== job 101 ==
==> flow/design.v (excerpt) <==
module RegFile(  
   input clk,
   input reset,
   input [3:0] A1,
   input [3:0] A2,
   input [3:0] A3,    
   input [31:0] WD3,  
   input RegWrite,    
   input [31:0] PCPlus8,    
   output [31:0] RD1,    
   output [31:0] RD2    
   );
   reg[31:0] R[15:0]; 
   integer i;
   always @ (posedge clk or posedge reset)
   begin   
         if (reset) 
         begin
            for (i=0; i<16 ;i=i+1)
            begin
				R[i] <= 32'b0;
            end
         end
         else 
         begin         
            if(RegWrite == 1'b1) begin  
               R[A3] <= WD3;
            end
            R[15] <= PCPlus8;
         end
   end
   assign RD1 = R[A1];
   assign RD2 = R[A2];
endmodule
Settings: LEC_CHECK=0, CAP_MARGIN=20, CORE_MARGIN=2, CORE_UTILIZATION=70, CTS_CLUSTER_SIZE=36, SETUP_SLACK_MARGIN=0.91, SLEW_MARGIN=20; clock period 3.05 ns.
run.sh (not shown) runs the stock make flow with config.mk's settings and CLKGATE_MAP_FILE=.
Job 101 did not run to completion, as it errored out during global routing (5_1_grt).
Setup changes, job 101 to job 102
- setting GPL_TIMING_DRIVEN to 0 for the first time
- setting HOLD_SLACK_MARGIN to 0.11 for the first time
- changing CORE_UTILIZATION from 70 to 40
- setting TNS_END_PERCENT to 40 for the first time
- removing CTS_CLUSTER_SIZE (formerly 36)
- setting CELL_PAD_IN_SITES_GLOBAL_PLACEMENT to 3 for the first time
- removing SETUP_SLACK_MARGIN (formerly 0.91)
- changing the clock period (ns, I/O delays scaled along) from 3.05 to 8.67
Results
Summary of job 101 and job 102: one run falls short of a clean finish, namely job 101.
Tool error GRT-0232 stopped job 101 during global routing (5_1_grt); no final results.
For the total instance count after detailed placement, job 102 came in about 10% higher than job 101 did.
From job 102 to job 101, count of hold-fix buffers inserted at cts did not move at all.
Number of setup buffers added after CTS: job 101 and job 102 compared, higher one is job 101
Job 101 and job 102 ended up with roughly the same summed standard-cell area reported by yosys.
Here is what was changed in the inputs of job 103 compared with job 102.
- a deleted CELL_PAD_IN_SITES_GLOBAL_PLACEMENT that had been 3
- a deleted HOLD_SLACK_MARGIN that had been 0.11
- a deleted GPL_TIMING_DRIVEN that had been 0
- a change of CORE_UTILIZATION from 40 to 50
- a deleted TNS_END_PERCENT that had been 40
- a change of the clock period (ns, I/O delays scaled along) from 8.67 to 6.0
[summary]
- Reported for job 103 and job 102, multi-input gate count turned out identical to the last digit.
- Status: async set-or-reset flop fraction in the synthesized netlist parity (job 103, job 102)
- Relative to job 102, the share of power burned in combinational logic of job 103 is lower by 0.4 points.
Input changes introduced in job 104 (baseline for comparison: job 103):
- CAP_MARGIN changed from 20 to 5
- CTS_CLUSTER_SIZE newly set to 34
- SETUP_SLACK_MARGIN newly set to 0.7
- ABC_AREA newly set to 0
- CORE_UTILIZATION changed from 50 to 70
- CTS_CLUSTER_DIAMETER newly set to 317
- GPL_ROUTABILITY_DRIVEN newly set to 0
- HOLD_SLACK_MARGIN newly set to -0.09
- the clock period (ns, I/O delays scaled along) changed from 6.0 to 3.12
- Job 103: full flow OK, the timing, DRC and antenna checks passed
- What ended job 104 was a tool error in global routing (5_1_grt); the run never finished.
- Against job 103, job 104 comes in 20 points higher on core utilization at floorplan.
- Job 104 vs job 103, number of post-CTS setup repair buffers went up by 106.
- Synthesized area: job 104 vs job 103, no meaningful difference
- Cell count after placement across job 103 and job 104: no real change.
- Job 104 vs job 103: post-cts repair resize count up
- Job 104 does worse than job 103 on total half-perimeter wirelength after legalization and detailed placement.
- Pre-CTS worst setup slack: job 104 < job 103
- As far as share of the yosys chip area belonging to registers goes, job 104 and job 103 are indistinguishable; the numbers are identical.
- As far as number of cells in Yosys stat goes, job 103 and job 104 are indistinguishable; the numbers are identical.
- In terms of Yosys chip area, job 104 and job 103 differ only marginally.

== lane 1 ==
RegFile again, from the RTL that the note above started with.
clock: 4.33 ns
lec_check: 0
cap_margin: 20
core_aspect_ratio: 0.7
core_margin: 2
core_utilization: 58
gpl_timing_driven: 1
max_routing_layer: met4
setup_slack_margin: 0.37
slew_margin: 20
tns_end_percent: 100
No stage failed in lane 1, and the final checks on the layout all came back clean.
The following lists how lane 2 was set up differently from lane 1:
Settings: clearing MAX_ROUTING_LAYER, which used to be met4; clearing TNS_END_PERCENT, which used to be 100; clearing SETUP_SLACK_MARGIN, which used to be 0.37; clearing CORE_ASPECT_RATIO, which used to be 0.7; clearing GPL_TIMING_DRIVEN, which used to be 1; swapping 4.33 for 5.61 in the clock period (ns, I/O delays scaled along).
- Sequential cell count: lane 1 vs lane 2 identical
- Re leftover overflow at the end of global routing: no difference whatsoever between lane 1 and lane 2.
- Side by side, ratio of final minimum period to clock period turned out lower in lane 2 than in lane 1.
- From lane 1 to lane 2 the numbers moved as follows: wire length of the first global-routing pass saw a decrease; total inserted antenna cells saw a decrease.
Edits applied to the flow inputs when going from lane 2 to lane 3:
Settings: CTS_CLUSTER_SIZE: unset -> 34; CORE_UTILIZATION: 58 -> 70; CAP_MARGIN: 20 -> 5; the clock period (ns, I/O delays scaled along): 5.61 -> 3.12.
[flow] lane 3 | stages: complete | final checks: fail | reason: negative setup slack. Diff lane 2 -> lane 3: tally of non-filler cells in the final layout increased about 4.3%, clock distribution area overhead in the final layout decreased 0.42 points. Diff lane 2 -> lane 3 | total routing resource utilization after global routing | increase of 12 points. Compared with lane 2, lane 3 shows a higher total stage count of the critical path. Summary of lane 3 over lane 2: utilization went up; final critical-path setup slack went down. Lane 3 vs. lane 2: routed wire length went up by 11 mm.
Edits applied to the flow inputs when going from lane 3 to lane 4:
Settings: CAP_MARGIN: 5 -> 20; HOLD_SLACK_MARGIN: unset -> 0.11; CTS_CLUSTER_SIZE: 34 -> unset; CORE_UTILIZATION: 70 -> 40; the clock period (ns, I/O delays scaled along): 3.12 -> 8.67.
Notes after the runs:
Lane 3 finished all stages; however, its layout fails the closing checks, the failures being negative setup slack. Lane 4 went all the way through synthesis, placement and routing and the layout is clean on timing, DRC and antenna. The lower worst hold margin of lane 4 and lane 3 is in lane 3. From lane 3 to lane 4 the numbers moved as follows: cell count after synthesis barely changed, power now sits lower. Share of cell area taken by flip-flops and latches, lane 4 and lane 3, lower one = lane 3. Diff lane 3 -> lane 4 | post-route standard cell area excluding fillers | down by a little under 10%. Comparing clock-buffer cell count for lane 4 and lane 3, the bigger number came from lane 4. Re area after synthesis: no difference whatsoever between lane 4 and lane 3. The final net count of lane 4 falls short of that of lane 3 by 255. Number of antenna violations at the first check in global routing up 1 in lane 4 wrt lane 3. When lane 4 is measured against lane 3, its data arrival time of the critical path turns out 2.67 ns higher.
No activity file was given, so power comes from the tool's default toggle rates.
